==> inputs of 04-05 <==
## cordic_2taylor
module cordic_2taylor (
input clk,
input reset,
input signed [15:0] ang,
input signed [15:0] xin,
input signed [15:0] yin,
output signed [15:0] Xout,
output signed [15:0] Yout);
wire signed [15:0] x1, y1, theta1;           
wire signed [15:0] x2, y2, theta2;           
wire signed [15:0] x3, y3, theta3;           
    stage_1 S1(xin,yin,ang,clk,reset,x1,y1,theta1);
    stage_23 S2(x1,y1,theta1,clk,reset,x2,y2,theta2);
    stage_45 S3(x2,y2,theta2,clk,reset,x3,y3,theta3);
    last_stage S4(x3,y3,theta3,clk,reset,Xout,Yout);
endmodule
make LEC_CHECK=0 ABC_AREA=1 CAP_MARGIN=20 CORE_MARGIN=2 CORE_UTILIZATION=72 CTS_CLUSTER_DIAMETER=378 CTS_CLUSTER_SIZE=98 PLACE_DENSITY=0.38 SETUP_SLACK_MARGIN=0.85 SLEW_MARGIN=20 TNS_END_PERCENT=5 finish   # period 5.13 ns
run.sh (not shown) runs the stock make flow with config.mk's settings and CLKGATE_MAP_FILE=.
==> 08-10 (differences from 04-05) <==
==> flow/config.mk (replaced) <==
export PLATFORM = sky130hd
export DESIGN_NAME = cordic_2taylor
export DESIGN_NICKNAME = cordic_2taylor
export VERILOG_FILES = /design/flow/design.v
export SDC_FILE = /design/flow/constraint.sdc
export NUM_CORES = 4
export LEC_CHECK = 0
export CAP_MARGIN = 20
export CORE_MARGIN = 2
export CORE_UTILIZATION = 64
export SETUP_SLACK_MARGIN = -0.71
export SLEW_MARGIN = 20
==> flow/constraint.sdc (replaced) <==
create_clock -name core_clock -period 7.15 [get_ports {clk}]
set_input_delay 1.4300 -clock core_clock [delete_from_list [all_inputs] [get_ports {clk}]]
set_output_delay 1.4300 -clock core_clock [all_outputs]
set_load 0.01 [all_outputs]
==> 07-07 (differences from 04-05) <==
==> flow/config.mk (replaced) <==
export PLATFORM = sky130hd
export DESIGN_NAME = cordic_2taylor
export DESIGN_NICKNAME = cordic_2taylor
export VERILOG_FILES = /design/flow/design.v
export SDC_FILE = /design/flow/constraint.sdc
export NUM_CORES = 4
export LEC_CHECK = 0
export CAP_MARGIN = 20
export CORE_MARGIN = 2
export CORE_UTILIZATION = 72
export PLACE_DENSITY = 0.67
export SETUP_SLACK_MARGIN = -0.49
export SLEW_MARGIN = 20
==> flow/constraint.sdc (replaced) <==
create_clock -name core_clock -period 8.35 [get_ports {clk}]
set_input_delay 1.6700 -clock core_clock [delete_from_list [all_inputs] [get_ports {clk}]]
set_output_delay 1.6700 -clock core_clock [all_outputs]
set_load 0.01 [all_outputs]
==> 12-21 (differences from 04-05) <==
==> flow/config.mk (replaced) <==
export PLATFORM = sky130hd
export DESIGN_NAME = cordic_2taylor
export DESIGN_NICKNAME = cordic_2taylor
export VERILOG_FILES = /design/flow/design.v
export SDC_FILE = /design/flow/constraint.sdc
export NUM_CORES = 4
export LEC_CHECK = 0
export CAP_MARGIN = 20
export CORE_MARGIN = 2
export CORE_UTILIZATION = 66
export MAX_ROUTING_LAYER = met4
export SETUP_SLACK_MARGIN = 1.5
export SLEW_MARGIN = 20
==> flow/constraint.sdc (replaced) <==
create_clock -name core_clock -period 9.5 [get_ports {clk}]
set_input_delay 1.9000 -clock core_clock [delete_from_list [all_inputs] [get_ports {clk}]]
set_output_delay 1.9000 -clock core_clock [all_outputs]
set_load 0.01 [all_outputs]
==> job_summary.md <==
## PnR job results

| Metric | Value |
|---|---|
| Violated checks | setup timing |
| Yosys cell count | 4147 |
| Syn Area/Cell | 7.79 µm² |
| Setup violations, final | 30 |
| Yosys cell types | 101 |
| Mapped Area | 0.0323 mm² |
| Final WS setup | -1.45 ns |
| Yosys stat area | 0.0323 mm² |
| Status | finished with violations |
| Cell Area, Placed | 0.0381 mm² |
| Top-area cell share | 18.2% |
| Yosys simple share | roughly a fifth |
That was 08-10.
==> job_summary.md <==
### Yosys + OpenROAD results

| Metric | Value |
|---|---|
| Syn Area/Cell | 6.92 µm² |
| Cell Area, Placed | ~0.039 mm² |
| Top-area cell share | 18.7% |
| Mapped Area | about 0.031 mm² |
| Status | did not finish |
| IO Port Bufs | 81 |
| Run Error | [ERROR DPL-0033] detailed placement checks failed during check placement. |
| Yosys cell count | approximately 4600 |
| Floorplan Nets | 5186 |
| Yosys stat area | approximately 0.031 mm² |
| Yosys cell types | 59 |
| Exit stage | clock tree synthesis (4_1_cts) |
That was 04-05.
==> job_summary.md <==
## PnR job results

| Metric | Value |
|---|---|
| Yosys stat area | 0.0323 mm² |
| Mapped Area | 0.0323 mm² |
| Complex Gates by Area | 23.3% |
| Top-area cell share | 18.2% |
| RSZ-0062 raised after global routing | true |
| Wire length on met2 | 52700 µm |
| Syn Area/Cell | approximately 7.8 µm² |
| Yosys cell types | about 100 |
| Cell Area, Placed | 0.0370 mm² |
| Yosys simple share | about 20% |
| Setup violations, final | 21 |
| Violated checks | setup timing |
| Final WS setup | -1.77 ns |
| Status | finished with violations |
| Num ports | slightly above 80 |
That was 07-07.
==> job_summary.md <==
## PnR job results

| Metric | Value |
|---|---|
| Critical Path Start | xin[2] |
| Initial antenna violation count | 0 |
| Yosys stat area | 0.0323 mm² |
| Status | complete, no violations |
| Final WS setup | ~0.3 ns |
| Worst path depth | 41 |
| Die span in x | 225 µm |
| M1 GR Usage | ~42% |
| Root Driver | clkbuf_16 |
| Mapped Area | 0.0323 mm² |
| Yosys cell count | around 4100 |
| Worst R2R Start | S1.y_out[10] |
| Setup violations, final | 0 |
| M1 wire length | around 38000 µm |
| Top-area cell share | 18.2% |
| Syn Area/Cell | around 7.8 µm² |
| Sequential share of cell area | between 10% and 20% |
| Yosys simple share | 19.6% |
That was 12-21.
